`design/flow/config.mk`:
```
export PLATFORM = sky130hd
export DESIGN_NAME = rv32i
export DESIGN_NICKNAME = rv32i
export VERILOG_FILES = /design/flow/design.v
export SDC_FILE = /design/flow/constraint.sdc
export NUM_CORES = 4
export LEC_CHECK = 0
export CAP_MARGIN = 40
export CELL_PAD_IN_SITES_DETAIL_PLACEMENT = 0
export CORE_MARGIN = 3
export CORE_UTILIZATION = 66
export CTS_CLUSTER_DIAMETER = 379
export CTS_CLUSTER_SIZE = 21
export MAX_ROUTING_LAYER = met4
export SLEW_MARGIN = 10
```
`design/flow/constraint.sdc`:
```
create_clock -name core_clock -period 7.12 [get_ports {clk}]
set_input_delay 1.4240 -clock core_clock [delete_from_list [all_inputs] [get_ports {clk}]]
set_output_delay 1.4240 -clock core_clock [all_outputs]
set_load 0.01 [all_outputs]
```
`design/flow/design.v`:
```
module alu (
  input [32-1:0] a, b, 
  input [2:0] s, 
  input ext,addcom,
  output [32-1:0] y );
  wire [4:0] shamt;
  wire signed [31:0] sa, sb, sy, slt;
  wire [31:0] sltu;
  wire [31:0] yy;
  assign sa = $signed(a);
  assign sb = $signed(b);
  assign shamt = b[4:0];
  assign sy = sa >>> shamt;
  assign sltu = a <b ? 1:0;
  assign slt = sa <sb ? 1:0;
  assign y = addcom ?  a+b: yy;
  assign yy = s==3'b000 & ext ? a-b:
  			 s==3'b000 & ~ext ? a+b:
             s==3'b100 ? a ^ b:
             s==3'b110 ? a | b:
             s==3'b111 ? a & b:
             s==3'b010 ? slt:
             s==3'b011 ? sltu:
             s==3'b001 ? a << shamt:
             s==3'b101 & ~ext ? a >> shamt:
             s==3'b101 & ext ? sy: 0;
endmodule
module rfile (
 input clk,
 input [5-1:0] a1, a2, a3,
 output [32-1:0] rd1, rd2,
 input [32-1:0] wd3,
 input we3);
	reg [32-1:0] rf[0:32-1];
	assign rd1 = |a1 == 0 ? 0: rf[a1];
	assign rd2 = |a2 == 0 ? 0: rf[a2];
	always @(negedge clk) 
		if(we3) rf[a3] <= wd3;
endmodule
module rv32i (
    input clk,
    rst_n,
    input [32-1:0] instr,
    input [32-1:0] readdata,
    output reg [32-1:0] pc,
    output [32-1:0] adrdata,
    output [32-1:0] writedata,
    output we,
    output ecall
);
  reg [32-1:0] pcplus4D;
  wire [32-1:0] pcplus4;
  reg [32-1:0] pcBranchMissed;
  reg [32-1:0] instrD;
  wire stall;
  wire btakenD;
  wire bra_op;
  assign pcplus4 = pc + 4;
  wire pre_bra_op;
  wire [32-1:0] pcbranch;
  wire branchMiss;
  reg [1:0] bra_history[0:31];
  wire [4:0] bra_history_address;
  reg [4:0] bra_history_addressD;
  wire [12:0] imm_bF;
  wire [2:0] funct3F;
  wire [6:0] funct7F;
  wire [7-1:0] opcodeF;
  wire [5-1:0] rs1F, rs2F, rdF;
  wire [19:0] sextF;
  assign {funct7F, rs2F, rs1F, funct3F, rdF, opcodeF} = instr;
  assign sextF = {20{instr[31]}};
  assign imm_bF = {funct7F[6], rdF[0], funct7F[5:0], rdF[4:1], 1'b0};
  assign pre_bra_op = (opcodeF == 7'b1100011);
  assign pcbranch = pcplus4 + {sextF[18:0], imm_bF};
  assign bra_history_address = pc[6:2];
  wire bra_history_now;
  assign bra_history_now = bra_history[bra_history_address][1];
  always @(posedge clk or negedge rst_n) begin
    if (!rst_n) instrD <= 0;
    else if (!stall & branchMiss & bra_op) instrD <= 32'b0000000000000000000000000_0110011;
    else if (!stall) instrD <= instr;
  end
  integer i;
  always @(posedge clk or negedge rst_n) begin
    if (!rst_n) begin
      pc <= 0;
      pcBranchMissed <= 0;
      bra_history_addressD <= 0;
    end else if (!stall & branchMiss & bra_op) pc <= pcBranchMissed;
    else if (!stall & pre_bra_op & bra_history_now) begin
      pc <= pcbranch;
      pcBranchMissed <= pcplus4;
      bra_history_addressD <= bra_history_address;
    end else if (!stall & pre_bra_op & !bra_history_now) begin
      pc <= pcplus4;
      pcBranchMissed <= pcbranch;
      bra_history_addressD <= bra_history_address;
    end else if (!stall & branchMiss & bra_op) pc <= pcBranchMissed;
    else if (!stall) pc <= pcplus4;
  end
  always @(posedge clk or negedge rst_n) begin
    if (!rst_n) begin
      for (i = 0; i < 32; i = i + 1) begin
        bra_history[i] <= 2'b10;
      end
    end else if (!stall & bra_op & btakenD & bra_history[bra_history_addressD] != 2'b11)
      bra_history[bra_history_addressD] <= bra_history[bra_history_addressD] + 1;
    else if (!stall & bra_op & !btakenD & bra_history[bra_history_addressD] != 2'b00)
      bra_history[bra_history_addressD] <= bra_history[bra_history_addressD] - 1;
  end
  wire addcom;
  wire [2:0] funct3;
  wire [6:0] funct7;
  wire [5-1:0] rs1, rs2, rd;
  wire [32-1:0] reg1, reg2, reg1f, reg2f;
  wire [7-1:0] opcode;
  wire [ 5-1:0] shamt;
  wire [7-1:0] func;
  wire [11:0] imm_i, imm_s;
  wire [12:0] imm_b;
  wire [20:0] imm_j, imm_u;
  wire rwe;
  wire alu_op, imm_op;
  wire sw_op, beq_op, bne_op, blt_op, bge_op, bltu_op, bgeu_op, lw_op;
  wire slt_op, ecall_op;
  wire lui_op;
  wire ext;
  wire signed [31:0] sreg1, sreg2;
  wire [19:0] sext;
  wire [32-1:0] imm;
  reg [32-1:0] immE, reg1E, reg2E;
  wire [32-1:0] resultdata;
  reg [5-1:0] rdE, rdW;
  reg [2:0] funct3E;
  reg extE, sw_opE, lw_opE, lw_opM, lui_opE, ecall_opE, rweE, rweM, addcomE;
  reg [5-1:0] rdM;
  reg rweW, alu_opE;
  reg [5-1:0] rs1E, rs2E;
  wire lwstall, branchstall;
  reg [32-1:0] resultM;
  assign sreg1 = $signed(reg1f);
  assign sreg2 = $signed(reg2f);
  assign {funct7, rs2, rs1, funct3, rd, opcode} = instrD;
  assign sext = {20{instrD[31]}};
  assign imm_i = {funct7, rs2};
  assign imm_s = {funct7, rd};
  assign imm_b = {funct7[6], rd[0], funct7[5:0], rd[4:1], 1'b0};
  assign imm_j = {instrD[31], instrD[19:12], instrD[20], instrD[30:21], 1'b0};
  assign imm_u = instrD[31:12];
  assign sw_op = (opcode == 7'b0100011) & (funct3 == 3'b010);
  assign lw_op = (opcode == 7'b0000011) & (funct3 == 3'b010);
  assign alu_op = (opcode == 7'b0110011);
  assign imm_op = (opcode == 7'b0010011);
  assign bra_op = (opcode == 7'b1100011);
  assign lui_op = (opcode == 7'b0110111);
  assign beq_op = bra_op & (funct3 == 3'b000);
  assign bne_op = bra_op & (funct3 == 3'b001);
  assign blt_op = bra_op & (funct3 == 3'b100);
  assign bge_op = bra_op & (funct3 == 3'b101);
  assign bltu_op = bra_op & (funct3 == 3'b110);
  assign bgeu_op = bra_op & (funct3 == 3'b111);
  assign ecall_op = (opcode == 7'b1110011) & (funct3 == 3'b000);
  assign ext = alu_op & funct7[5];
  assign imm = imm_op | lw_op ? {sext, imm_i}:
				sw_op ? {sext, imm_s}:
	      lui_op ? {imm_u,12'b0}: {sext[10:0], imm_j};
  assign rwe = lw_op | alu_op | imm_op | lui_op;
  assign addcom = (lw_op | sw_op);
  rfile rfile_1 (
      .clk(clk),
      .rd1(reg1),
      .a1 (rs1),
      .rd2(reg2),
      .a2 (rs2),
      .wd3(resultdata),
      .a3 (rdW),
      .we3(rweW)
  );
  assign lwstall = ((rs1 == rdE) | ((rs2 == rdE) & !imm_op)) & lw_opE;
  assign branchstall =  (bra_op & rweE & (rs1 == rdE | rs2 == rdE)) |
      (bra_op & lw_opM & (rs1 == rdM | rs2 == rdM));
  assign stall = lwstall | branchstall;
  assign branchMiss = btakenD != bra_history[bra_history_addressD][1];
  assign reg1f = (rs1 != 0) & (rs1 == rdM) & rweM ? resultM : reg1;
  assign reg2f = (rs2 != 0) & (rs2 == rdM) & rweM ? resultM : reg2;
  assign btakenD = beq_op & (reg1f == reg2f) | bne_op & (reg1f != reg2f) |
		blt_op & (sreg1<sreg2)  | bge_op & (sreg1>=sreg2)  |
		bltu_op & (reg1f<reg2f)  | bgeu_op & (reg1f>=reg2f);
  always @(posedge clk or negedge rst_n) begin
    if (!rst_n) begin
      reg1E <= 0;
      reg2E <= 0;
      rdE <= 0;
      rs1E <= 0;
      rs2E <= 0;
      funct3E <= 0;
      sw_opE <= 0;
      lw_opE <= 0;
      ecall_opE <= 0;
      lui_opE <= 0;
      alu_opE <= 0;
      rweE <= 0;
      addcomE <= 0;
      extE <= 0;
      immE <= 0;
    end else if (stall) begin
      sw_opE <= 0;
      rweE   <= 0;
      lw_opE <= 0;
    end else begin
      reg1E <= reg1f;
      reg2E <= reg2f;
      rdE <= rd;
      rs1E <= rs1;
      rs2E <= rs2;
      funct3E <= funct3;
      sw_opE <= sw_op;
      lw_opE <= lw_op;
      ecall_opE <= ecall_op;
      lui_opE <= lui_op;
      alu_opE <= alu_op;
      rweE <= rwe;
      addcomE <= addcom;
      extE <= ext;
      immE <= imm;
    end
  end
  wire [32-1:0] srca, srcb, alub, result, aluresult;
  reg [32-1:0] alubM;
  reg sw_opM, ecall_opM;
  wire [32-1:0] fdata;
  reg  [32-1:0] fdataW;
  assign result = lui_opE ? immE : aluresult;
  assign srca = rweM & rs1E!=0 & rdM == rs1E ? resultM:
				rweW & rs1E!=0 & rdW == rs1E ? fdataW: reg1E;
  assign srcb = alu_opE ? alub : immE;
  assign alub = rweM & rs2E!=0 & rdM == rs2E ? resultM:
				rweW & rs2E!=0 & rdW == rs2E ? fdataW: reg2E;
  alu alu_1 (
      .a(srca),
      .b(srcb),
      .s(funct3E),
      .ext(extE),
      .addcom(addcomE),
      .y(aluresult)
  );
  always @(posedge clk or negedge rst_n) begin
    if (!rst_n) begin
      resultM <= 0;
      alubM <= 0;
      rdM <= 0;
      rweM <= 0;
      sw_opM <= 0;
      lw_opM <= 0;
      ecall_opM <= 0;
    end else begin
      resultM <= result;
      alubM <= alub;
      rdM <= rdE;
      rweM <= rweE;
      sw_opM <= sw_opE;
      lw_opM <= lw_opE;
      ecall_opM <= ecall_opE;
    end
  end
  reg lw_opW, ecall_opW;
  reg [32-1:0] resultW;
  reg [32-1:0] readdataW;
  assign we = sw_opM;
  assign adrdata = resultM;
  assign writedata = alubM;
  assign fdata = lw_opM ? readdata : resultM;
  always @(posedge clk or negedge rst_n) begin
    if (!rst_n) begin
      lw_opW <= 0;
      ecall_opW <= 0;
      rdW <= 0;
      rweW <= 0;
      fdataW <= 0;
      resultW <= 0;
      readdataW <= 0;
    end else begin
      lw_opW <= lw_opM;
      ecall_opW <= ecall_opM;
      rdW <= rdM;
      rweW <= rweM;
      readdataW <= readdata;
      fdataW <= fdata;
      resultW <= resultM;
    end
  end
  assign ecall = ecall_opW;
  assign resultdata = lw_opW ? readdataW : resultW;
endmodule
```
`design/flow/run.sh`:
```
#!/bin/bash
# the make line also repeats each setting of config.mk as NAME=value (left out here)
make -C /OpenROAD-flow-scripts/flow DESIGN_CONFIG=/design/flow/config.mk WORK_HOME=/design/flow/orfs CLKGATE_MAP_FILE= finish
```
==> results of run 1 <==
per-layer routing:
layer  overflow  global-route usage, %
met4         61                  76.12
met5          -                      -
met2         67                  91.91
met3         22                  73.33
met1         20                  82.66
timing repair:
action | CTS
pin swaps | 10
endpoints found under the setup margin | 165
cloned | 4
gates resized | 86
buffers inserted | 26
endpoints found under the hold margin | 0
stage by stage:
stage / util, % / area [um2] / setup WS, ps / hold WS (ps)
after floorplan: - / 81610 / -873.2 / 331.2
after global placement: 71.42 / 87280 / -1691 / 335.6
after detailed placement: 71.54 / 87430 / -2130 / 336.4
after CTS: 77.16 / 94280 / -1983 / 355.7
==> results.toml, run 1 <==
# implementation run metrics
[synthesis]
syn_area_um2 = 81480
top_cells_by_count = "1024 x edfxtp_1, 624 x mux4_2, 582 x nand2_1"
fp_nets = 6428
synth.comb.largest_family = "multiplexers"
ys_types = 95
edf_count = 1024
yosysWarnings = 3
top_area_cell = "edfxtp_1"
synthTopCellsByArea = "edfxtp_1 38%, mux4_2 17%, dfrtp_1 13%"
mux_share_pct = 22.11
ys_sh_adder_pct = 2.623
ys.flops = 1488
avgSynthCellArea_um2 = 13.16
netlist.area_leader.share_pct = 37.74
synth_seq_share_pct = 52.04
ys_sh_simple_pct = 8.392
synthArstFlopShare_pct = 31.18
ys_cells = 6193
netlist_instances = 6193
ys_sh_aoi_pct = 10.44
ys_sh_xor_pct = 1.408
synthFlopType = "edfxtp_1"
ys_area_um2 = 81480
yosys.cell_count.top_type = "edfxtp_1"

[floorplan]
dieArea_um2 = 127700
die_y_um = 357.4
fp-utilization_pct = 66.68
rows = 128
ioPinCount = 164
coreArea_um2 = 122200
fp.dieW_um = 357.4

[status]
stop_error = "[ERROR GRT-0232] Routing congestion too high. Check the congestion heatmap in the GUI."
lastStage = "global routing (5_1_grt)"
status = "aborted with a tool error"

[clocking]
ctsHoldBuffers = 0
clk_path_buf_depth = 3
htree_levels = 3
clockRootBuffer = "clkbuf_16"
clock_sinks = 1488
cts_buffers = 80

[place]
place_inst = 7901
dp_hpwl_um = 223300
routabilityCongestion = 1.106
io_buffer_count = 163

[global_routing]
grt_overflow_total = 170
grtUsageTotal_pct = 82.39
==> inputs of run 2 (changes only) <==
Settings changed: CELL_PAD_IN_SITES_DETAIL_PLACEMENT 0 to default, CORE_MARGIN 3 to 2, CORE_UTILIZATION 66 to 69, CTS_CLUSTER_DIAMETER 379 to 349, CTS_CLUSTER_SIZE 21 to 98, MAX_ROUTING_LAYER met4 to default, PLACE_DENSITY from default to 0.36, SLEW_MARGIN 10 to 40, TNS_END_PERCENT from default to 10.
Clock period 7.12 ns to 6.77 ns, I/O delays scaled along.
==> results.toml, run 2 <==
# implementation run metrics
[clocking]
clock_sinks = 1488
ctsHoldBuffers = 0
cts_buffers = 19
clockRootBuffer = "clkbuf_16"
clk_path_buf_depth = 3
htree_levels = 1

[synthesis]
ys_sh_simple_pct = 8.392
edf_count = 1024
syn_area_um2 = 81480
synthFlopType = "edfxtp_1"
synthArstFlopShare_pct = 31.18
synth_seq_share_pct = 52.04
ys_sh_adder_pct = 2.623
ys_cells = 6193
ys_types = 95
netlist_instances = 6193
yosys.cell_count.top_type = "edfxtp_1"
top_cells_by_count = "1024 x edfxtp_1, 624 x mux4_2, 582 x nand2_1"
avgSynthCellArea_um2 = 13.16
ys.flops = 1488
fp_nets = 6428
netlist.area_leader.share_pct = 37.74
yosysWarnings = 3
ys_sh_aoi_pct = 10.44
top_area_cell = "edfxtp_1"
synthTopCellsByArea = "edfxtp_1 38%, mux4_2 17%, dfrtp_1 13%"
ys_area_um2 = 81480
ys_sh_xor_pct = 1.408
synth.comb.largest_family = "multiplexers"
mux_share_pct = 22.11

[floorplan]
dieArea_um2 = 120800
fp.dieW_um = 347.6
ioPinCount = 164
fp-utilization_pct = 69.28
rows = 126
coreArea_um2 = 117600
die_y_um = 347.6

[place]
dp_slack_ps = -2128
dp_hpwl_um = 220700
place_area_um2 = 87610
routabilityCongestion = 1.085
io_buffer_count = 163

[status]
status = "aborted with a tool error"
lastStage = "global routing (5_1_grt)"
stop_error = "[ERROR GRT-0228] Horizontal edge usage exceeds the maximum allowed. (4, 34) usage=65535 limit=3200"
## run 2: stage by stage
stage	hold slack, ps	setup TNS (ps)	power (mW)	std cells
2_1_floorplan	331.2	-155450	15.30	6193
4_1_cts	313.1	-315210	23.53	8897
3_3_place_gp	339.5	-274250	17.59	7825
3_5_place_dp	354.4	-317730	17.88	7828
## run 2: timing repair
action / CTS
cloned: 1
pin swaps: 39
setup buffers: 16
setup endpoints to repair: 166
gates resized: 59
==> inputs of run 3 (changes only) <==
Settings changed: CORE_MARGIN 2 to 8, CORE_UTILIZATION 69 to 34, CTS_CLUSTER_DIAMETER 349 to default, CTS_CLUSTER_SIZE 98 to default, GPL_TIMING_DRIVEN from default to 1, MAX_ROUTING_LAYER from default to met4, PLACE_DENSITY 0.36 to default, SETUP_SLACK_MARGIN from default to 1.99, TNS_END_PERCENT 10 to default.
Clock period 6.77 ns to 8.63 ns, I/O delays scaled along.
==> results.toml, run 3 <==
# flow metrics
[status]
check.faults = "setup timing"
status = "finished with violations"

[floorplan]
ioPinCount = 164
fp.dieW_um = 505.5
dieArea_um2 = 255600
coreArea_um2 = 238100
rows = 179
fp-utilization_pct = 34.22
die_y_um = 505.5

[timing]
setup_ws_ps = -999.9
hold_viol = 0
worst_slew_pin_slew_ps = 1012
setup_viol = 165
finClkSkew_ps = 71.79
rsz0062_at_grt = "true"
drv_slew = 0
fin_setup_tns_ps = -143290
slew_headroom_pct = 32.25

[final_layout]
finalNonFillerCells = 10819
area_growth_pct = 23.85
fill_cells = 21844
fin_area_um2 = 100900
post-route-util_pct = 42.39
finalNetCount = 7744

[worst_setup_path]
crit_start = "rfile_1.rf[19][17]$_DFFE_NP_"
cp_top_family = "AND-OR/OR-AND gates"
ff2ff_path_depth = 23
crit_top_cell = "buf_6"
path_cells = "mux4_2 -> mux4_2 -> mux2i_1 -> buf_4 -> nand2_2 -> o211ai_1 -> ha_1 -> a21o_1 -> a21o_1 -> a211oi_2 -> o21bai_2 -> a211o_4 -> or3_4 -> nand3_4 -> nor2_4 -> buf_12 -> mux2i_4 -> buf_6 -> buf_6 -> buf_6 -> and2_4 -> buf_6 -> a221o_1"
reg2reg_slack_ps = -1000
r2r-start = "rfile_1.rf[19][17]$_DFFE_NP_"
required_ps = 9350
path_buffers = 6
path_max_fanout = 5
cp.arrival_ps = 10350
end_kind = "flip-flop"
cp.depth = 23
timing.rr.end = "pc[28]$_DFFE_PN0P_"
critPathMaxStageDelay_ps = 490
cp-start-kind = "flip-flop"
crit_end = "pc[28]$_DFFE_PN0P_"
critPathSlowestCell = "mux4_2"
crit_type = "reg2reg"

[synthesis]
top_area_cell = "edfxtp_1"
netlist_instances = 6193
synthFlopType = "edfxtp_1"
mux_share_pct = 22.11
edf_count = 1024
ys_sh_adder_pct = 2.623
synthTopCellsByArea = "edfxtp_1 38%, mux4_2 17%, dfrtp_1 13%"
ys_sh_aoi_pct = 10.44
yosysWarnings = 3
synthArstFlopShare_pct = 31.18
ys.flops = 1488
ys_area_um2 = 81480
ys_cells = 6193
ys_sh_simple_pct = 8.392
top_cells_by_count = "1024 x edfxtp_1, 624 x mux4_2, 582 x nand2_1"
syn_area_um2 = 81480
yosys.cell_count.top_type = "edfxtp_1"
ys_sh_xor_pct = 1.408
avgSynthCellArea_um2 = 13.16
synth.comb.largest_family = "multiplexers"
netlist.area_leader.share_pct = 37.74
fp_nets = 6428
ys_types = 95
synth_seq_share_pct = 52.04

[clocking]
htree_levels = 4
clock_sinks = 1488
clk_pin_slew_ps = 60
clockRootBuffer = "clkbuf_16"
cts_tree = "built"
clk_path_buf_depth = 3
clk-insertion-delay-late_ps = 840
ctsHoldBuffers = 0
cts_buffers = 164

[place]
place_area_um2 = 89040
dp_hpwl_um = 213700
dp_slack_ps = -1270
io_buffer_count = 163
place_inst = 9398
routabilityCongestion = 1.039

[global_routing]
grt_max_degree = 181
grt_pass1_wl_um = 460600
antenna_found_initial = 8
grt_overflow_total = 0
grtUsageTotal_pct = 25.14
first_global_vias = 65472

[power]
power_density_nw_per_um2 = 228.3
power_frac_clock_pct = 41.0
intPower_mw = 15.18
p_switching_mw = 7.862
power-top-group = "the clock network"
switching_share_pct = 34.12
p_comb_share_pct = 21.3
powerComb_mw = 4.91
seqPwrFrac_pct = 37.6
clock_power_mw = 9.46
power_leakage_nw = 39.97
peakVddDrop_mv = 0.1784
powerSeq_mw = 8.67

[worst_hold_path]
min-delay-start = "ecall_opM$_DFF_PN0_"
min_path_type = "reg2reg"
holdPathEnd = "ecall_opW$_DFF_PN0_"
hold_depth = 0

[detailed_routing]
drtIter0Drc = 7560
vias = 63933
vias_per_cell = 5.909
ant_nets = 0
routed_wl_um = 323600
drtPass1Iterations = 7
wire_per_inst_um = 29.91
drcViolationCount = 0

[flow_run]
cap_violations = 0
warnings = 1111
## run 3: repair_timing
action,CTS,global route
gates cloned,6,5
gates resized,165,128
pin swaps,49,44
setup buffers,35,40
setup endpoints to repair,774,490
## run 3: cell type report
type / instances / area, um2 / area share [%]
antenna: 5 / 12.51 / 0.01240
clock buffer: 188 / 4315 / 4.277
clock inverter: 1140 / 5386 / 5.338
inverter: 151 / 569.3 / 0.5642
multi-input combinational: 4078 / 38130 / 37.79
sequential: 1488 / 42450 / 42.07
tap: 3167 / 3963 / 3.927
timing repair buffer: 602 / 6076 / 6.021
## run 3: metal layers
metal | share of wire, % | vias to the layer above | global-route usage (%) | routed length (um)
met5 | 0 | - | - | 0
met4 | 5.9 | 0 | 13.85 | 19110
met3 | 8.5 | 765 | 5.948 | 27410
met2 | 47 | 3386 | 38.89 | 152000
met1 | 39 | 32730 | 30.48 | 125100
li1 | - | 27052 | - | -
## run 3: per-stage QoR
stage | total power [mW] | hold slack, ps
floorplan | 12.01 | 331.2
global placement | 13.99 | 336.4
detailed placement | 14.04 | 336.3
CTS | 23.11 | 348.9
global route | 24.23 | 366.1
finish | 23.04 | 347.8
==> inputs of run 4 (changes only) <==
Settings changed: CAP_MARGIN 40 to 5, CORE_MARGIN 8 to 2, CORE_UTILIZATION 34 to 72, CTS_CLUSTER_SIZE from default to 62, GPL_TIMING_DRIVEN 1 to default, MAX_ROUTING_LAYER met4 to default, SETUP_SLACK_MARGIN 1.99 to 1.35, SLEW_MARGIN 40 to 20, TNS_END_PERCENT from default to 95.
Clock period 8.63 ns to 10.8 ns, I/O delays scaled along.
==> results.toml, run 4 <==
# implementation run metrics
[clocking]
clockRootBuffer = "clkbuf_16"
htree_levels = 4
cts_buffers = 154
ctsHoldBuffers = 0
clk_path_buf_depth = 3
clock_sinks = 1488

[synthesis]
avgSynthCellArea_um2 = 13.16
fp_nets = 6428
top_area_cell = "edfxtp_1"
ys.flops = 1488
ys_sh_xor_pct = 1.408
synthTopCellsByArea = "edfxtp_1 38%, mux4_2 17%, dfrtp_1 13%"
synth.comb.largest_family = "multiplexers"
top_cells_by_count = "1024 x edfxtp_1, 624 x mux4_2, 582 x nand2_1"
ys_sh_aoi_pct = 10.44
ys_sh_simple_pct = 8.392
mux_share_pct = 22.11
yosys.cell_count.top_type = "edfxtp_1"
yosysWarnings = 3
synthFlopType = "edfxtp_1"
netlist_instances = 6193
ys_types = 95
edf_count = 1024
netlist.area_leader.share_pct = 37.74
ys_cells = 6193
synth_seq_share_pct = 52.04
ys_sh_adder_pct = 2.623
synthArstFlopShare_pct = 31.18
syn_area_um2 = 81480
ys_area_um2 = 81480

[status]
status = "aborted with a tool error"
lastStage = "global routing (5_1_grt)"
stop_error = "[ERROR GRT-0116] Global routing finished with congestion. Check the congestion regions in the DRC Viewer."

[floorplan]
rows = 123
coreArea_um2 = 112300
ioPinCount = 164
fp-utilization_pct = 72.52
die_y_um = 340.4
dieArea_um2 = 115900
fp.dieW_um = 340.4

[place]
place_inst = 7574
io_buffer_count = 163
routabilityCongestion = 1.095
dp_hpwl_um = 235600

[global_routing]
grt_overflow_total = 3725
grtUsageTotal_pct = 98.23
## run 4: repair_timing
action	in CTS
cloned	2
gates resized	137
setup buffers	56
endpoints found under the setup margin	165
pin swaps	43
## run 4: per-stage QoR
step	setup WS (ps)	utilization [%]	TNS (ps)	area, um2	power, mW
after CTS	-281.1	84.96	-22990	95440	19.04
after detailed placement	-584.1	75.94	-49480	85310	11.10
after global placement	166.1	75.91	0	85290	10.84
after floorplan	966.8	-	0	81610	9.594
## run 4: layer usage
metal	GRT usage [%]	GRT overflow
met5	86.85	150
met4	100.1	860
met3	94.74	671
met2	103.4	1431
met1	96.07	613
==> inputs of run 5 (changes only) <==
Settings changed: ABC_AREA from default to 1, CAP_MARGIN 5 to 20, CELL_PAD_IN_SITES_DETAIL_PLACEMENT from default to 1, CELL_PAD_IN_SITES_GLOBAL_PLACEMENT from default to 2, CORE_ASPECT_RATIO from default to 1.24, CORE_MARGIN 2 to 7, CORE_UTILIZATION 72 to 40, CTS_CLUSTER_SIZE 62 to 61, GPL_TIMING_DRIVEN from default to 0, HOLD_SLACK_MARGIN from default to 0.02, MAX_ROUTING_LAYER from default to met4, MIN_ROUTING_LAYER from default to met2, PLACE_DENSITY_LB_ADDON from default to 0.19, SETUP_SLACK_MARGIN 1.35 to default, SLEW_MARGIN 20 to 15, TNS_END_PERCENT 95 to 80.
Clock period 10.8 ns to 6.92 ns, I/O delays scaled along.
==> results.toml, run 5 <==
# implementation run metrics
[synthesis]
syn_area_um2 = 83880
yosys.cell_count.top_type = "nand2_1"
yosysWarnings = 3
synthTopCellsByArea = "edfxtp_1 37%, dfrtp_1 13%, o21ai_0 9.1%"
ys_sh_simple_pct = 18.63
ys_sh_aoi_pct = 19.38
ys_sh_adder_pct = 2.548
mux_share_pct = 0.4296
ys_area_um2 = 83880
fp_nets = 10237
ys.flops = 1488
netlist.area_leader.share_pct = 36.66
synth.comb.largest_family = "AND-OR/OR-AND gates"
top_area_cell = "edfxtp_1"
top_cells_by_count = "1933 x nand2_1, 1531 x o21ai_0, 1024 x edfxtp_1"
ys_sh_xor_pct = 0.9398
synthArstFlopShare_pct = 31.18
netlist_instances = 10002
avgSynthCellArea_um2 = 8.386
ys_types = 67
edf_count = 1024
synthFlopType = "edfxtp_1"
synth_seq_share_pct = 50.55
ys_cells = 10002

[place]
io_buffer_count = 163
routabilityCongestion = 1.626
dp_hpwl_um = 425100
place_inst = 13044

[floorplan]
ioPinCount = 164
dieArea_um2 = 222800
die_y_um = 523.9
fp-utilization_pct = 40.14
fp.dieW_um = 425.2
coreArea_um2 = 208900
rows = 187

[clocking]
clk_path_buf_depth = 3
clockRootBuffer = "clkbuf_16"
htree_levels = 4
cts_buffers = 169
clock_sinks = 1488

[status]
stop_error = "[ERROR GRT-0116] Global routing finished with congestion. Check the congestion regions in the DRC Viewer."
status = "aborted with a tool error"
lastStage = "global routing (5_1_grt)"

[global_routing]
grt_overflow_total = 6441
grtUsageTotal_pct = 95.11
run 5: timing repair:
| item | 4_1_cts |
|---|---|
| endpoints found under the setup margin | 166 |
| gates cloned | 4 |
| hold buffers | 0 |
| pin swaps | 46 |
| buffers inserted | 48 |
| gates resized | 214 |
run 5: through the flow:
stage	total power, mW	setup WS, ps	area, um2	utilization [%]
floorplan	14.87	3.195	83880	-
global placement	18.08	-17040	88940	42.57
detailed placement	18.32	-3241	92160	44.11
CTS	30.16	-1488	103200	49.39
run 5: per-layer routing:
metal	overflow	track usage [%]
met1	-	-
met2	1713	94.80
met5	-	-
met4	808	83.29
met3	3920	103.1
==> inputs of run 6 (changes only) <==
Settings changed: ABC_AREA 1 to default, CAP_MARGIN 20 to 40, CELL_PAD_IN_SITES_DETAIL_PLACEMENT 1 to default, CELL_PAD_IN_SITES_GLOBAL_PLACEMENT 2 to default, CORE_ASPECT_RATIO 1.24 to default, CORE_MARGIN 7 to 2, CORE_UTILIZATION 40 to 69, CTS_CLUSTER_DIAMETER from default to 349, CTS_CLUSTER_SIZE 61 to 98, GPL_TIMING_DRIVEN 0 to default, HOLD_SLACK_MARGIN 0.02 to default, MAX_ROUTING_LAYER met4 to default, MIN_ROUTING_LAYER met2 to default, PLACE_DENSITY from default to 0.36, PLACE_DENSITY_LB_ADDON 0.19 to default, SETUP_SLACK_MARGIN from default to 2.21, SLEW_MARGIN 15 to 40, TNS_END_PERCENT 80 to 15.
Clock period 6.92 ns to 9.19 ns, I/O delays scaled along.
==> results.toml, run 6 <==
# implementation run metrics
[synthesis]
synthFlopType = "edfxtp_1"
mux_share_pct = 22.11
ys_cells = 6193
fp_nets = 6428
top_cells_by_count = "1024 x edfxtp_1, 624 x mux4_2, 582 x nand2_1"
synthArstFlopShare_pct = 31.18
synthTopCellsByArea = "edfxtp_1 38%, mux4_2 17%, dfrtp_1 13%"
syn_area_um2 = 81480
top_area_cell = "edfxtp_1"
ys_sh_simple_pct = 8.392
ys_sh_aoi_pct = 10.44
yosysWarnings = 3
netlist_instances = 6193
ys_sh_adder_pct = 2.623
edf_count = 1024
ys_sh_xor_pct = 1.408
netlist.area_leader.share_pct = 37.74
ys_area_um2 = 81480
synth_seq_share_pct = 52.04
synth.comb.largest_family = "multiplexers"
avgSynthCellArea_um2 = 13.16
ys.flops = 1488
ys_types = 95
yosys.cell_count.top_type = "edfxtp_1"

[place]
dp_hpwl_um = 213200
routabilityCongestion = 1.071
io_buffer_count = 163
dp_slack_ps = -1025

[clocking]
ctsHoldBuffers = 0
clockRootBuffer = "clkbuf_16"
clk_path_buf_depth = 3
cts_buffers = 19
clock_sinks = 1488
htree_levels = 1

[floorplan]
coreArea_um2 = 117600
die_y_um = 347.6
fp-utilization_pct = 69.28
dieArea_um2 = 120800
fp.dieW_um = 347.6
rows = 126
ioPinCount = 164

[status]
lastStage = "global routing (5_1_grt)"
stop_error = "[ERROR GRT-0232] Routing congestion too high. Check the congestion heatmap in the GUI."
status = "aborted with a tool error"

[global_routing]
grt_overflow_total = 247
grtUsageTotal_pct = 83.83
run 6: layer usage:
layer / overflow / global-route usage, %
met1: 33 / 84.69
met2: 76 / 94.06
met3: 46 / 75.53
met4: 86 / 78.89
met5: 6 / 58.94
run 6: stage by stage:
stage / total power, mW / instances / instance area (um2) / hold slack (ps)
3_5_place_dp: 13.05 / 7724 / 86570 / 349.0
3_3_place_gp: 12.86 / 7715 / 86270 / 334.3
4_1_cts: 17.23 / 8860 / 92930 / 408.2
2_1_floorplan: 11.28 / 6193 / 81620 / 331.2
run 6: timing repair:
item / 4_1_cts
resized: 237
cloned: 10
buffers inserted: 74
hold endpoints to repair: 0
pin swaps: 79
endpoints found under the setup margin: 1154
==> inputs of run 7 (changes only) <==
Settings changed: ABC_AREA from default to 1, CAP_MARGIN 40 to 15, CELL_PAD_IN_SITES_DETAIL_PLACEMENT from default to 1, CORE_MARGIN 2 to 10, CORE_UTILIZATION 69 to 29, CTS_CLUSTER_DIAMETER 349 to default, CTS_CLUSTER_SIZE 98 to 91, MIN_ROUTING_LAYER from default to met1, PLACE_DENSITY 0.36 to 0.84, SETUP_SLACK_MARGIN 2.21 to default, SLEW_MARGIN 40 to 25, TNS_END_PERCENT 15 to 95.
Clock period 9.19 ns to 6.93 ns, I/O delays scaled along.
==> results.toml, run 7 <==
# implementation run metrics
[clocking]
clk_path_buf_depth = 3
htree_levels = 4
ctsHoldBuffers = 0
clockRootBuffer = "clkbuf_16"
clock_sinks = 1488
cts_buffers = 159

[synthesis]
synth_seq_share_pct = 50.55
ys_area_um2 = 83880
top_cells_by_count = "1933 x nand2_1, 1531 x o21ai_0, 1024 x edfxtp_1"
synthFlopType = "edfxtp_1"
avgSynthCellArea_um2 = 8.386
ys_cells = 10002
synth.comb.largest_family = "AND-OR/OR-AND gates"
fp_nets = 10237
edf_count = 1024
ys_sh_aoi_pct = 19.38
yosysWarnings = 3
synthArstFlopShare_pct = 31.18
syn_area_um2 = 83880
netlist_instances = 10002
top_area_cell = "edfxtp_1"
netlist.area_leader.share_pct = 36.66
ys_sh_simple_pct = 18.63
ys_sh_xor_pct = 0.9398
ys_sh_adder_pct = 2.548
mux_share_pct = 0.4296
ys_types = 67
yosys.cell_count.top_type = "nand2_1"
ys.flops = 1488
synthTopCellsByArea = "edfxtp_1 37%, dfrtp_1 13%, o21ai_0 9.1%"

[floorplan]
fp.dieW_um = 557.8
die_y_um = 557.8
coreArea_um2 = 287900
fp-utilization_pct = 29.13
rows = 197
ioPinCount = 164
dieArea_um2 = 311100

[status]
lastStage = "global routing (5_1_grt)"
status = "aborted with a tool error"
stop_error = "[ERROR GRT-0116] Global routing finished with congestion. Check the congestion regions in the DRC Viewer."

[place]
routabilityCongestion = 0.9897
place_inst = 13553
dp_hpwl_um = 267800
io_buffer_count = 163

[global_routing]
grt_overflow_total = 204
grtUsageTotal_pct = 44.48
==> run 7: timing repair <==
item | 4_1_cts
setup endpoints to repair | 168
hold endpoints to repair | 0
pin swaps | 27
resized | 182
gates cloned | 6
buffers inserted | 13
==> run 7: per-stage QoR <==
| step | worst slack, ps | cell area, um2 | utilization, % | TNS, ps |
|---|---|---|---|---|
| 2_1_floorplan | 8.195 | 83880 | - | 0 |
| 3_3_place_gp | -1724 | 90560 | 31.46 | -265840 |
| 3_5_place_dp | -2398 | 90560 | 31.46 | -366600 |
| 4_1_cts | -1590 | 101000 | 35.07 | -253000 |
==> run 7: routing by layer <==
layer  GRT usage [%]  overflow
met5           32.20         0
met4           43.00        91
met3           40.55         3
met2           52.72       101
met1           41.73         9
==> inputs of run 8 (changes only) <==
Settings changed: ABC_AREA 1 to default, CAP_MARGIN 15 to 20, CELL_PAD_IN_SITES_DETAIL_PLACEMENT 1 to default, CORE_MARGIN 10 to 2, CORE_UTILIZATION 29 to 70, CTS_CLUSTER_DIAMETER from default to 96, CTS_CLUSTER_SIZE 91 to 41, MIN_ROUTING_LAYER met1 to default, PLACE_DENSITY 0.84 to default, SETUP_SLACK_MARGIN from default to 2.14, SLEW_MARGIN 25 to 20, TNS_END_PERCENT 95 to default.
Clock period 6.93 ns to 8.07 ns, I/O delays scaled along.
==> results.toml, run 8 <==
# implementation run metrics
[synthesis]
synth.comb.largest_family = "multiplexers"
netlist.area_leader.share_pct = 37.74
synthArstFlopShare_pct = 31.18
synthTopCellsByArea = "edfxtp_1 38%, mux4_2 17%, dfrtp_1 13%"
mux_share_pct = 22.11
ys_sh_xor_pct = 1.408
ys_sh_adder_pct = 2.623
synthFlopType = "edfxtp_1"
netlist_instances = 6193
avgSynthCellArea_um2 = 13.16
ys.flops = 1488
yosys.cell_count.top_type = "edfxtp_1"
fp_nets = 6428
ys_types = 95
ys_sh_aoi_pct = 10.44
top_area_cell = "edfxtp_1"
yosysWarnings = 3
synth_seq_share_pct = 52.04
top_cells_by_count = "1024 x edfxtp_1, 624 x mux4_2, 582 x nand2_1"
syn_area_um2 = 81480
ys_cells = 6193
ys_area_um2 = 81480
edf_count = 1024
ys_sh_simple_pct = 8.392

[floorplan]
coreArea_um2 = 115900
fp-utilization_pct = 70.30
die_y_um = 345.2
dieArea_um2 = 119100
ioPinCount = 164
rows = 125
fp.dieW_um = 345.2

[clocking]
clk_path_buf_depth = 3
clockRootBuffer = "clkbuf_16"
ctsHoldBuffers = 0
clock_sinks = 1488
htree_levels = 2
cts_buffers = 46

[status]
lastStage = "global routing (5_1_grt)"
status = "aborted with a tool error"
stop_error = "[ERROR GRT-0116] Global routing finished with congestion. Check the congestion regions in the DRC Viewer."

[global_routing]
grtUsageTotal_pct = 84.00
grt_overflow_total = 277

[place]
place_area_um2 = 86630
routabilityCongestion = 1.117
dp_hpwl_um = 235700
place_inst = 7733
io_buffer_count = 163
run 8: per-layer routing:
metal,GRT usage [%],GRT overflow
met5,56.46,2
met4,80.57,104
met3,75.72,28
met2,94.35,118
met1,84.36,25
run 8: timing repair:
action / CTS
buffers inserted: 57
cloned: 10
pin swaps: 40
setup endpoints to repair: 2291
resized: 203
run 8: per-stage QoR:
step / worst slack [ps] / TNS, ps / power (mW)
floorplan: -398.2 / -40200 / 12.84
CTS: -1839 / -284580 / 21.15
detailed placement: -1940 / -281050 / 14.99
global placement: -1280 / -189280 / 14.67
==> inputs of run 9 (changes only) <==
Settings changed: CAP_MARGIN 20 to 40, CORE_UTILIZATION 70 to 72, CTS_CLUSTER_DIAMETER 96 to 215, CTS_CLUSTER_SIZE 41 to 36, PLACE_DENSITY from default to 0.63, SETUP_SLACK_MARGIN 2.14 to -0.67, SLEW_MARGIN 20 to 40.
Clock period 8.07 ns to 9.91 ns, I/O delays scaled along.
==> results.toml, run 9 <==
# implementation run metrics
[floorplan]
coreArea_um2 = 112300
dieArea_um2 = 115900
die_y_um = 340.4
ioPinCount = 164
fp.dieW_um = 340.4
fp-utilization_pct = 72.52
rows = 123

[synthesis]
ys_area_um2 = 81480
yosys.cell_count.top_type = "edfxtp_1"
edf_count = 1024
ys_sh_aoi_pct = 10.44
top_cells_by_count = "1024 x edfxtp_1, 624 x mux4_2, 582 x nand2_1"
ys_sh_simple_pct = 8.392
synth_seq_share_pct = 52.04
fp_nets = 6428
top_area_cell = "edfxtp_1"
yosysWarnings = 3
netlist_instances = 6193
synthArstFlopShare_pct = 31.18
avgSynthCellArea_um2 = 13.16
ys_sh_adder_pct = 2.623
synthFlopType = "edfxtp_1"
syn_area_um2 = 81480
ys_types = 95
ys_cells = 6193
synthTopCellsByArea = "edfxtp_1 38%, mux4_2 17%, dfrtp_1 13%"
synth.comb.largest_family = "multiplexers"
netlist.area_leader.share_pct = 37.74
ys_sh_xor_pct = 1.408
mux_share_pct = 22.11
ys.flops = 1488

[global_routing]
grt_overflow_total = 1591
grtUsageTotal_pct = 91.89

[clocking]
clock_sinks = 1488
cts_buffers = 47
clockRootBuffer = "clkbuf_16"
ctsHoldBuffers = 0
htree_levels = 2
clk_path_buf_depth = 3

[status]
lastStage = "global routing (5_1_grt)"
status = "aborted with a tool error"
stop_error = "[ERROR GRT-0116] Global routing finished with congestion. Check the congestion regions in the DRC Viewer."

[place]
io_buffer_count = 163
place_inst = 7668
routabilityCongestion = 1.092
dp_hpwl_um = 246600
[run 9: metrics by stage]
stage                     setup WS, ps  instance area, um2  utilization [%]  power (mW)
after floorplan                 -156.4               81480                -       10.44
after global placement          -715.5               85780            76.36       11.88
after detailed placement         -1410               86260            76.78       12.20
after CTS                       -759.6               92200            82.07       17.24
[run 9: repair_timing]
action / CTS
setup endpoints to repair: 165
cloned: 1
gates resized: 93
pin swaps: 15
setup buffers: 29
endpoints found under the hold margin: 0
[run 9: metal layers]
metal	track usage, %	overflow
met1	91.65	226
met2	98.77	555
met3	86.52	311
met4	90.00	450
met5	75.78	49
==> inputs of run 10 (changes only) <==
Settings changed: CTS_CLUSTER_DIAMETER 215 to 390, CTS_CLUSTER_SIZE 36 to 93, PLACE_DENSITY 0.63 to default, PLACE_DENSITY_LB_ADDON from default to 0.02, SETUP_SLACK_MARGIN -0.67 to 1.56.
Clock period 9.91 ns to 6.33 ns, I/O delays scaled along.
==> results.toml, run 10 <==
# implementation run metrics
[status]
status = "aborted with a tool error"
lastStage = "global routing (5_1_grt)"
stop_error = "[ERROR GRT-0116] Global routing finished with congestion. Check the congestion regions in the DRC Viewer."

[floorplan]
dieArea_um2 = 115900
fp-utilization_pct = 72.52
coreArea_um2 = 112300
rows = 123
ioPinCount = 164
die_y_um = 340.4
fp.dieW_um = 340.4

[synthesis]
synthArstFlopShare_pct = 31.18
synthFlopType = "edfxtp_1"
yosys.cell_count.top_type = "edfxtp_1"
ys_sh_simple_pct = 8.392
synth.comb.largest_family = "multiplexers"
syn_area_um2 = 81480
ys_area_um2 = 81480
top_cells_by_count = "1024 x edfxtp_1, 624 x mux4_2, 582 x nand2_1"
ys_cells = 6193
synth_seq_share_pct = 52.04
avgSynthCellArea_um2 = 13.16
ys_types = 95
yosysWarnings = 3
netlist_instances = 6193
mux_share_pct = 22.11
ys.flops = 1488
ys_sh_xor_pct = 1.408
synthTopCellsByArea = "edfxtp_1 38%, mux4_2 17%, dfrtp_1 13%"
ys_sh_aoi_pct = 10.44
top_area_cell = "edfxtp_1"
netlist.area_leader.share_pct = 37.74
edf_count = 1024
fp_nets = 6428
ys_sh_adder_pct = 2.623

[clocking]
ctsHoldBuffers = 0
clockRootBuffer = "clkbuf_16"
clock_sinks = 1488
clk_path_buf_depth = 3
htree_levels = 1
cts_buffers = 19

[place]
place_inst = 7853
routabilityCongestion = 1.132
dp_hpwl_um = 229700
io_buffer_count = 163
dp_slack_ps = -2871
place_area_um2 = 87900

[global_routing]
grtUsageTotal_pct = 82.69
grt_overflow_total = 64
==> run 10: metrics by stage <==
step                      setup TNS, ps  util (%)
after CTS                       -375890     84.26
after detailed placement        -434960     78.24
after global placement          -317660     78.14
after floorplan                 -183750         -
==> run 10: repair_timing <==
| item | CTS |
|---|---|
| pin swaps | 61 |
| setup buffers | 90 |
| gates cloned | 9 |
| setup endpoints to repair | 2309 |
| hold endpoints to repair | 0 |
| gates resized | 328 |
==> run 10: routing by layer <==
metal  track usage [%]  overflow
met2             93.36        20
met3             74.79        14
met5             53.80         1
met4             76.65        26
met1             83.73         3
==> inputs of run 11 (changes only) <==
Settings changed: ABC_AREA from default to 1, CELL_PAD_IN_SITES_DETAIL_PLACEMENT from default to 2, CORE_ASPECT_RATIO from default to 0.56, CORE_MARGIN 2 to 3, CORE_UTILIZATION 72 to 69, CTS_CLUSTER_DIAMETER 390 to 199, CTS_CLUSTER_SIZE 93 to 39, GPL_ROUTABILITY_DRIVEN from default to 0, PLACE_DENSITY from default to 0.38, PLACE_DENSITY_LB_ADDON 0.02 to default, SETUP_SLACK_MARGIN 1.56 to default, SLEW_MARGIN 40 to 15, TNS_END_PERCENT from default to 55.
Clock period 6.33 ns to 16.9 ns, I/O delays scaled along.
==> results.toml, run 11 <==
# implementation run metrics
[status]
status = "aborted with a tool error"
lastStage = "detailed placement (3_5_place_dp)"
stop_error = "[ERROR DPL-0033] detailed placement checks failed during check placement."

[place]
io_buffer_count = 163

[synthesis]
ys_sh_xor_pct = 0.9398
fp_nets = 10237
ys_sh_aoi_pct = 19.38
ys_sh_simple_pct = 18.63
synthTopCellsByArea = "edfxtp_1 37%, dfrtp_1 13%, o21ai_0 9.1%"
avgSynthCellArea_um2 = 8.386
top_area_cell = "edfxtp_1"
ys_area_um2 = 83880
ys_cells = 10002
ys_types = 67
synth.comb.largest_family = "AND-OR/OR-AND gates"
synthArstFlopShare_pct = 31.18
synthFlopType = "edfxtp_1"
netlist_instances = 10002
syn_area_um2 = 83880
netlist.area_leader.share_pct = 36.66
ys_sh_adder_pct = 2.548
mux_share_pct = 0.4296
top_cells_by_count = "1933 x nand2_1, 1531 x o21ai_0, 1024 x edfxtp_1"
edf_count = 1024
ys.flops = 1488
yosysWarnings = 3
synth_seq_share_pct = 50.55
yosys.cell_count.top_type = "nand2_1"

[floorplan]
fp.dieW_um = 471.9
dieArea_um2 = 126000
die_y_um = 266.9
rows = 95
ioPinCount = 164
coreArea_um2 = 120300
fp-utilization_pct = 69.73
[run 11: through the flow]
| step | std cells | hold WS, ps | cell area, um2 |
|---|---|---|---|
| after floorplan | 10002 | 331.2 | 83880 |
| after global placement | 11205 | 338.2 | 86090 |
==> inputs of run 12 (changes only) <==
Settings changed: ABC_AREA 1 to default, CELL_PAD_IN_SITES_DETAIL_PLACEMENT 2 to default, CORE_ASPECT_RATIO 0.56 to default, CORE_MARGIN 3 to 2, CORE_UTILIZATION 69 to 65, CTS_CLUSTER_DIAMETER 199 to 272, CTS_CLUSTER_SIZE 39 to default, GPL_ROUTABILITY_DRIVEN 0 to default, PLACE_DENSITY 0.38 to default, SETUP_SLACK_MARGIN from default to -0.51, SLEW_MARGIN 15 to 40, TNS_END_PERCENT 55 to default.
Clock period 16.9 ns to 7.91 ns, I/O delays scaled along.
==> results.toml, run 12 <==
# implementation run metrics
[status]
status = "aborted with a tool error"
lastStage = "global routing (5_1_grt)"

[synthesis]
ys_types = 95
ys_area_um2 = 81480
synth.comb.largest_family = "multiplexers"
ys_cells = 6193
synthTopCellsByArea = "edfxtp_1 38%, mux4_2 17%, dfrtp_1 13%"
ys_sh_adder_pct = 2.623
fp_nets = 6428
yosysWarnings = 3
synth_seq_share_pct = 52.04
synthArstFlopShare_pct = 31.18
mux_share_pct = 22.11
yosys.cell_count.top_type = "edfxtp_1"
top_cells_by_count = "1024 x edfxtp_1, 624 x mux4_2, 582 x nand2_1"
syn_area_um2 = 81480
ys_sh_xor_pct = 1.408
ys_sh_aoi_pct = 10.44
top_area_cell = "edfxtp_1"
avgSynthCellArea_um2 = 13.16
netlist.area_leader.share_pct = 37.74
ys_sh_simple_pct = 8.392
synthFlopType = "edfxtp_1"
netlist_instances = 6193
ys.flops = 1488
edf_count = 1024

[clocking]
clock_sinks = 1488
clk_path_buf_depth = 3
cts_buffers = 157
ctsHoldBuffers = 0
clockRootBuffer = "clkbuf_16"
htree_levels = 4

[place]
place_area_um2 = 86870
dp_hpwl_um = 199100
place_inst = 7839
routabilityCongestion = 1.094
io_buffer_count = 163

[floorplan]
die_y_um = 358.0
fp.dieW_um = 358.0
fp-utilization_pct = 65.64
coreArea_um2 = 124100
rows = 129
ioPinCount = 164
dieArea_um2 = 128200
## run 12: metrics by stage
stage | power [mW] | setup WS [ps] | hold slack (ps)
3_5_place_dp | 15.08 | -1530 | 334.7
2_1_floorplan | 13.09 | -494.0 | 331.2
4_1_cts | 25.33 | -1401 | 348.6
3_3_place_gp | 14.95 | -1349 | 339.0
## run 12: timing repair
item / CTS
resized: 195
cloned: 10
setup endpoints to repair: 165
setup buffers: 49
pin swaps: 51
==> inputs of run 13 (changes only) <==
Settings changed: CAP_MARGIN 40 to 20, CORE_UTILIZATION 65 to 58, CTS_CLUSTER_DIAMETER 272 to default, SETUP_SLACK_MARGIN -0.51 to 1.57, SLEW_MARGIN 40 to 20, TNS_END_PERCENT from default to 5.
Clock period 7.91 ns to 6.62 ns, I/O delays scaled along.
==> results.toml, run 13 <==
# flow metrics
[final_layout]
area_growth_pct = 20.99
fin_area_um2 = 98580
finalNetCount = 7800
fill_cells = 8874
mi_logic_area_um2 = 37470
post-route-util_pct = 70.65
seq_area_um2 = 42450

[detailed_routing]
ant_nets = 0
drtPass1Iterations = 6
wire_per_inst_um = 34.65
drcViolationCount = 0
vias_per_cell = 7.087
vias = 67824
drtIter0Drc = 10972
routed_wl_um = 331600

[power]
switching_share_pct = 35.69
clock_power_mw = 12.4
powerSeq_mw = 11.3
peakVddDrop_mv = 0.4311
power_frac_clock_pct = 41.3
p_comb_share_pct = 21.2
p_switching_mw = 10.74
intPower_mw = 19.35
power.total_mw = 30.08
powerComb_mw = 6.37
power_leakage_nw = 39.81
power_density_nw_per_um2 = 305.2
power-top-group = "the clock network"
seqPwrFrac_pct = 37.5

[synthesis]
fp_nets = 6428
ys_sh_simple_pct = 8.392
synthFlopType = "edfxtp_1"
ys.flops = 1488
synth_seq_share_pct = 52.04
yosysWarnings = 3
ys_sh_xor_pct = 1.408
synthArstFlopShare_pct = 31.18
yosys.cell_count.top_type = "edfxtp_1"
edf_count = 1024
ys_sh_adder_pct = 2.623
ys_area_um2 = 81480
top_cells_by_count = "1024 x edfxtp_1, 624 x mux4_2, 582 x nand2_1"
ys_cells = 6193
mux_share_pct = 22.11
netlist.area_leader.share_pct = 37.74
avgSynthCellArea_um2 = 13.16
ys_types = 95
synth.comb.largest_family = "multiplexers"
syn_area_um2 = 81480
netlist_instances = 6193
synthTopCellsByArea = "edfxtp_1 38%, mux4_2 17%, dfrtp_1 13%"
ys_sh_aoi_pct = 10.44
top_area_cell = "edfxtp_1"

[floorplan]
rows = 137
dieArea_um2 = 143500
coreArea_um2 = 139500
fp.dieW_um = 378.8
die_y_um = 378.8
fp-utilization_pct = 58.39
ioPinCount = 164

[worst_setup_path]
cp-start-kind = "flip-flop"
timing.rr.end = "pc[28]$_DFFE_PN0P_"
cp.arrival_ps = 9380
r2r-start = "rfile_1.rf[12][9]$_DFFE_NP_"
cp.depth = 25
path_buffers = 7
critPathMaxStageDelay_ps = 450
end_kind = "flip-flop"
crit_end = "pc[28]$_DFFE_PN0P_"
crit_type = "reg2reg"
crit_start = "rfile_1.rf[12][9]$_DFFE_NP_"
path_max_fanout = 9
ff2ff_path_depth = 25
required_ps = 7300
crit_top_cell = "buf_4"
reg2reg_slack_ps = -2080
critPathSlowestCell = "mux4_2"
cp_top_family = "multiplexers"

[timing]
hold_viol = 0
setup_ws_ps = -2076
worst_slew_pin_slew_ps = 1177
slew_headroom_pct = 21.17
drv_slew = 0
setup_viol = 165
timing.hold.ws_ps = 363.5
rsz0062_at_grt = "true"
finClkSkew_ps = 82.81

[global_routing]
grt_overflow_total = 0
antenna_found_initial = 16
met1_usage_pct = 57.13
grtUsageTotal_pct = 46.13
grt_max_degree = 239
grt_pass1_wl_um = 470800
gr-usage-met3_pct = 14.33
grtUsageMet2_pct = 69.45
grt-busiest-layer = "met2"
first_global_vias = 68916

[status]
status = "finished with violations"
check.faults = "setup timing"

[place]
dp_hpwl_um = 205000
io_buffer_count = 163
place_area_um2 = 88410
routabilityCongestion = 1.074
dp_slack_ps = -2012

[flow_run]
cap_violations = 0
warnings = 1115

[clocking]
clock_sinks = 1488
htree_levels = 4
cts_buffers = 159
clk_path_buf_depth = 3
cts_tree = "built"
clk_pin_slew_ps = 70
clockRootBuffer = "clkbuf_16"
ctsHoldBuffers = 0
clk-insertion-delay-late_ps = 830

[worst_hold_path]
min-delay-start = "sw_opE$_DFF_PN0_"
holdPathEnd = "sw_opM$_DFF_PN0_"
hold_depth = 0
min_path_type = "reg2reg"
[run 13: final cells by class]
class	count	area share (%)
clock inverters	1135	5.204
inverters	151	0.5762
diodes	5	0.01269
well taps	1876	2.381
multi-input cells	4078	38.01
repair buffers	663	6.467
flip-flops and latches	1488	43.06
clock buffers	174	4.285
[run 13: what timing repair did]
item,in CTS,in global routing
gates cloned,2,2
pin swaps,7,18
setup endpoints to repair,2308,2309
setup buffers,19,12
resized,26,83
endpoints found under the hold margin,0,0
[run 13: metrics by stage]
step           cells  setup TNS [ps]
3_3_place_gp    8222         -305130
3_5_place_dp    8222         -310600
5_1_grt         9567         -333920
4_1_cts         9551         -302030
2_1_floorplan   6193         -162530
6_report        9570         -317060
[run 13: layer usage]
| layer | part of all wire (%) | vias to the layer above |
|---|---|---|
| met2 | 45 | 6066 |
| met4 | 7.8 | 8 |
| met1 | 34 | 33214 |
| met3 | 13 | 1390 |
| li1 | - | 27146 |
| met5 | 0.019 | - |
==> inputs of run 14 (changes only) <==
Settings changed: CORE_UTILIZATION 58 to 65, CTS_CLUSTER_DIAMETER from default to 35, SETUP_SLACK_MARGIN 1.57 to 2.14, TNS_END_PERCENT 5 to default.
Clock period 6.62 ns to 10.5 ns, I/O delays scaled along.
==> results.toml, run 14 <==
# implementation run metrics
[status]
status = "aborted with a tool error"
lastStage = "global routing (5_1_grt)"
stop_error = "[ERROR GRT-0232] Routing congestion too high. Check the congestion heatmap in the GUI."

[synthesis]
ys_sh_aoi_pct = 10.44
synth_seq_share_pct = 52.04
yosysWarnings = 3
ys_sh_simple_pct = 8.392
ys_sh_xor_pct = 1.408
netlist_instances = 6193
syn_area_um2 = 81480
synthArstFlopShare_pct = 31.18
edf_count = 1024
ys.flops = 1488
synthFlopType = "edfxtp_1"
ys_cells = 6193
avgSynthCellArea_um2 = 13.16
ys_area_um2 = 81480
synth.comb.largest_family = "multiplexers"
ys_sh_adder_pct = 2.623
ys_types = 95
synthTopCellsByArea = "edfxtp_1 38%, mux4_2 17%, dfrtp_1 13%"
yosys.cell_count.top_type = "edfxtp_1"
fp_nets = 6428
mux_share_pct = 22.11
netlist.area_leader.share_pct = 37.74
top_area_cell = "edfxtp_1"
top_cells_by_count = "1024 x edfxtp_1, 624 x mux4_2, 582 x nand2_1"

[clocking]
cts_buffers = 217
ctsHoldBuffers = 0
clk_path_buf_depth = 3
clock_sinks = 1488
clockRootBuffer = "clkbuf_16"
htree_levels = 4

[place]
routabilityCongestion = 1.086
dp_slack_ps = -834.3
place_area_um2 = 85790
io_buffer_count = 163
dp_hpwl_um = 214100
place_inst = 7749

[floorplan]
fp.dieW_um = 358.0
dieArea_um2 = 128200
fp-utilization_pct = 65.64
rows = 129
ioPinCount = 164
coreArea_um2 = 124100
die_y_um = 358.0

[global_routing]
grt_overflow_total = 190
grtUsageTotal_pct = 83.92
[run 14: timing repair]
| item | CTS |
|---|---|
| setup endpoints to repair | 624 |
| buffers inserted | 96 |
| cloned | 17 |
| resized | 206 |
| pin swaps | 73 |
[run 14: layer usage]
| metal | GRT overflow | GRT usage [%] |
|---|---|---|
| met4 | 70 | 79.40 |
| met5 | 3 | 60.30 |
| met3 | 19 | 76.17 |
| met2 | 80 | 93.22 |
| met1 | 18 | 84.98 |
==> inputs of run 15 (changes only) <==
Settings changed: CAP_MARGIN 20 to 40, CORE_UTILIZATION 65 to 66, CTS_CLUSTER_DIAMETER 35 to default, CTS_CLUSTER_SIZE from default to 14, SETUP_SLACK_MARGIN 2.14 to default, SLEW_MARGIN 20 to 5.
Clock period 10.5 ns to 7.91 ns, I/O delays scaled along.
==> results.toml, run 15 <==
# implementation run metrics
[synthesis]
fp_nets = 6428
synthArstFlopShare_pct = 31.18
ys_sh_simple_pct = 8.392
synth_seq_share_pct = 52.04
netlist.area_leader.share_pct = 37.74
ys_sh_aoi_pct = 10.44
ys_area_um2 = 81480
mux_share_pct = 22.11
top_area_cell = "edfxtp_1"
ys_types = 95
synthTopCellsByArea = "edfxtp_1 38%, mux4_2 17%, dfrtp_1 13%"
synthFlopType = "edfxtp_1"
yosysWarnings = 3
ys.flops = 1488
ys_sh_xor_pct = 1.408
ys_cells = 6193
netlist_instances = 6193
syn_area_um2 = 81480
synth.comb.largest_family = "multiplexers"
edf_count = 1024
top_cells_by_count = "1024 x edfxtp_1, 624 x mux4_2, 582 x nand2_1"
yosys.cell_count.top_type = "edfxtp_1"
ys_sh_adder_pct = 2.623
avgSynthCellArea_um2 = 13.16

[clocking]
ctsHoldBuffers = 0
clockRootBuffer = "clkbuf_16"
clock_sinks = 1488
htree_levels = 4
clk_path_buf_depth = 3
cts_buffers = 158

[status]
lastStage = "global routing (5_1_grt)"
status = "aborted with a tool error"

[floorplan]
fp.dieW_um = 355.4
dieArea_um2 = 126300
ioPinCount = 164
coreArea_um2 = 122200
die_y_um = 355.4
rows = 128
fp-utilization_pct = 66.68

[place]
place_area_um2 = 87090
routabilityCongestion = 1.094
dp_hpwl_um = 195900
dp_slack_ps = -1367
io_buffer_count = 163
==> run 15: what timing repair did <==
action                     4_1_cts
setup buffers                   48
gates resized                   89
pin swaps                       28
cloned                           4
setup endpoints to repair      165
==> run 15: stage by stage <==
stage / cells / TNS [ps]
detailed placement: 7855 / -195610
CTS: 9219 / -211040
global placement: 7826 / -177100
floorplan: 6193 / -53400
==> inputs of run 16 (changes only) <==
Settings changed: CORE_ASPECT_RATIO from default to 0.72, CORE_UTILIZATION 66 to 72, CTS_CLUSTER_DIAMETER from default to 215, CTS_CLUSTER_SIZE 14 to 36, PLACE_DENSITY from default to 0.63, SETUP_SLACK_MARGIN from default to -0.67, SLEW_MARGIN 5 to 40.
Clock period 7.91 ns to 9.28 ns, I/O delays scaled along.
==> results.toml, run 16 <==
# implementation run metrics
[status]
status = "aborted with a tool error"
lastStage = "global routing (5_1_grt)"
stop_error = "[ERROR GRT-0116] Global routing finished with congestion. Check the congestion regions in the DRC Viewer."

[clocking]
clock_sinks = 1488
cts_buffers = 47
clockRootBuffer = "clkbuf_16"
clk_path_buf_depth = 3
htree_levels = 2
ctsHoldBuffers = 0

[synthesis]
avgSynthCellArea_um2 = 13.16
synth_seq_share_pct = 52.04
syn_area_um2 = 81480
fp_nets = 6428
ys_sh_aoi_pct = 10.44
synthArstFlopShare_pct = 31.18
netlist_instances = 6193
ys_sh_xor_pct = 1.408
yosysWarnings = 3
synthFlopType = "edfxtp_1"
edf_count = 1024
ys_types = 95
ys_cells = 6193
synthTopCellsByArea = "edfxtp_1 38%, mux4_2 17%, dfrtp_1 13%"
top_area_cell = "edfxtp_1"
ys.flops = 1488
ys_area_um2 = 81480
synth.comb.largest_family = "multiplexers"
ys_sh_simple_pct = 8.392
netlist.area_leader.share_pct = 37.74
yosys.cell_count.top_type = "edfxtp_1"
mux_share_pct = 22.11
top_cells_by_count = "1024 x edfxtp_1, 624 x mux4_2, 582 x nand2_1"
ys_sh_adder_pct = 2.623

[floorplan]
rows = 104
coreArea_um2 = 112000
fp-utilization_pct = 72.72
die_y_um = 289.4
dieArea_um2 = 115900
fp.dieW_um = 400.4
ioPinCount = 164

[place]
dp_hpwl_um = 272500
place_inst = 7705
dp_slack_ps = -2247
place_area_um2 = 86770
io_buffer_count = 163
routabilityCongestion = 1.065

[global_routing]
grt_overflow_total = 6785
grtUsageTotal_pct = 95.54
## run 16: timing repair
item,4_1_cts
pin swaps,36
gates cloned,4
setup buffers,35
hold endpoints to repair,0
setup endpoints to repair,165
resized,135
## run 16: layer usage
layer / GRT overflow / global-route usage (%)
met1: 596 / 90.31
met2: 3815 / 111.4
met3: 530 / 84.05
met4: 1743 / 99.03
met5: 101 / 69.98
## run 16: stage by stage
| step | total power [mW] | util (%) |
|---|---|---|
| after detailed placement | 13.23 | 77.45 |
| after floorplan | 11.14 | - |
| after global placement | 12.71 | 77.02 |
| after CTS | 18.21 | 82.92 |
==> inputs of run 17 (changes only) <==
Settings changed: ABC_AREA from default to 1, CAP_MARGIN 40 to 30, CELL_PAD_IN_SITES_DETAIL_PLACEMENT from default to 1, CELL_PAD_IN_SITES_GLOBAL_PLACEMENT from default to 2, CORE_ASPECT_RATIO 0.72 to 1.62, CORE_UTILIZATION 72 to 58, CTS_CLUSTER_DIAMETER 215 to 257, CTS_CLUSTER_SIZE 36 to default, GPL_ROUTABILITY_DRIVEN from default to 1, MIN_ROUTING_LAYER from default to met2, PLACE_DENSITY 0.63 to default, PLACE_DENSITY_LB_ADDON from default to 0.08, SETUP_SLACK_MARGIN -0.67 to default, SLEW_MARGIN 40 to 35, TNS_END_PERCENT from default to 25.
Clock period 9.28 ns to 8.26 ns, I/O delays scaled along.
==> results.toml, run 17 <==
# implementation run metrics
[synthesis]
netlist_instances = 10002
synthTopCellsByArea = "edfxtp_1 37%, dfrtp_1 13%, o21ai_0 9.1%"
ys_area_um2 = 83880
avgSynthCellArea_um2 = 8.386
top_cells_by_count = "1933 x nand2_1, 1531 x o21ai_0, 1024 x edfxtp_1"
ys_sh_xor_pct = 0.9398
edf_count = 1024
synth.comb.largest_family = "AND-OR/OR-AND gates"
netlist.area_leader.share_pct = 36.66
ys_sh_aoi_pct = 19.38
synthFlopType = "edfxtp_1"
ys_types = 67
syn_area_um2 = 83880
synth_seq_share_pct = 50.55
ys_sh_simple_pct = 18.63
top_area_cell = "edfxtp_1"
synthArstFlopShare_pct = 31.18
ys_cells = 10002
ys.flops = 1488
fp_nets = 10237
mux_share_pct = 0.4296
yosys.cell_count.top_type = "nand2_1"
ys_sh_adder_pct = 2.548
yosysWarnings = 3

[status]
stop_error = "[ERROR FLW-0024] Place density exceeds 1.0 (current PLACE_DENSITY_LB_ADDON =  0.08). Please check if the value of  PLACE_DENSITY_LB_ADDON is between 0 and 0.99."
status = "aborted with a tool error"
lastStage = "global placement without I/O (3_1_place_gp_skip_io)"

[floorplan]
fp-utilization_pct = 58.45
dieArea_um2 = 147800
fp.dieW_um = 302.8
coreArea_um2 = 143500
die_y_um = 488.0
rows = 177
Power and IR drop assume default switching activity.
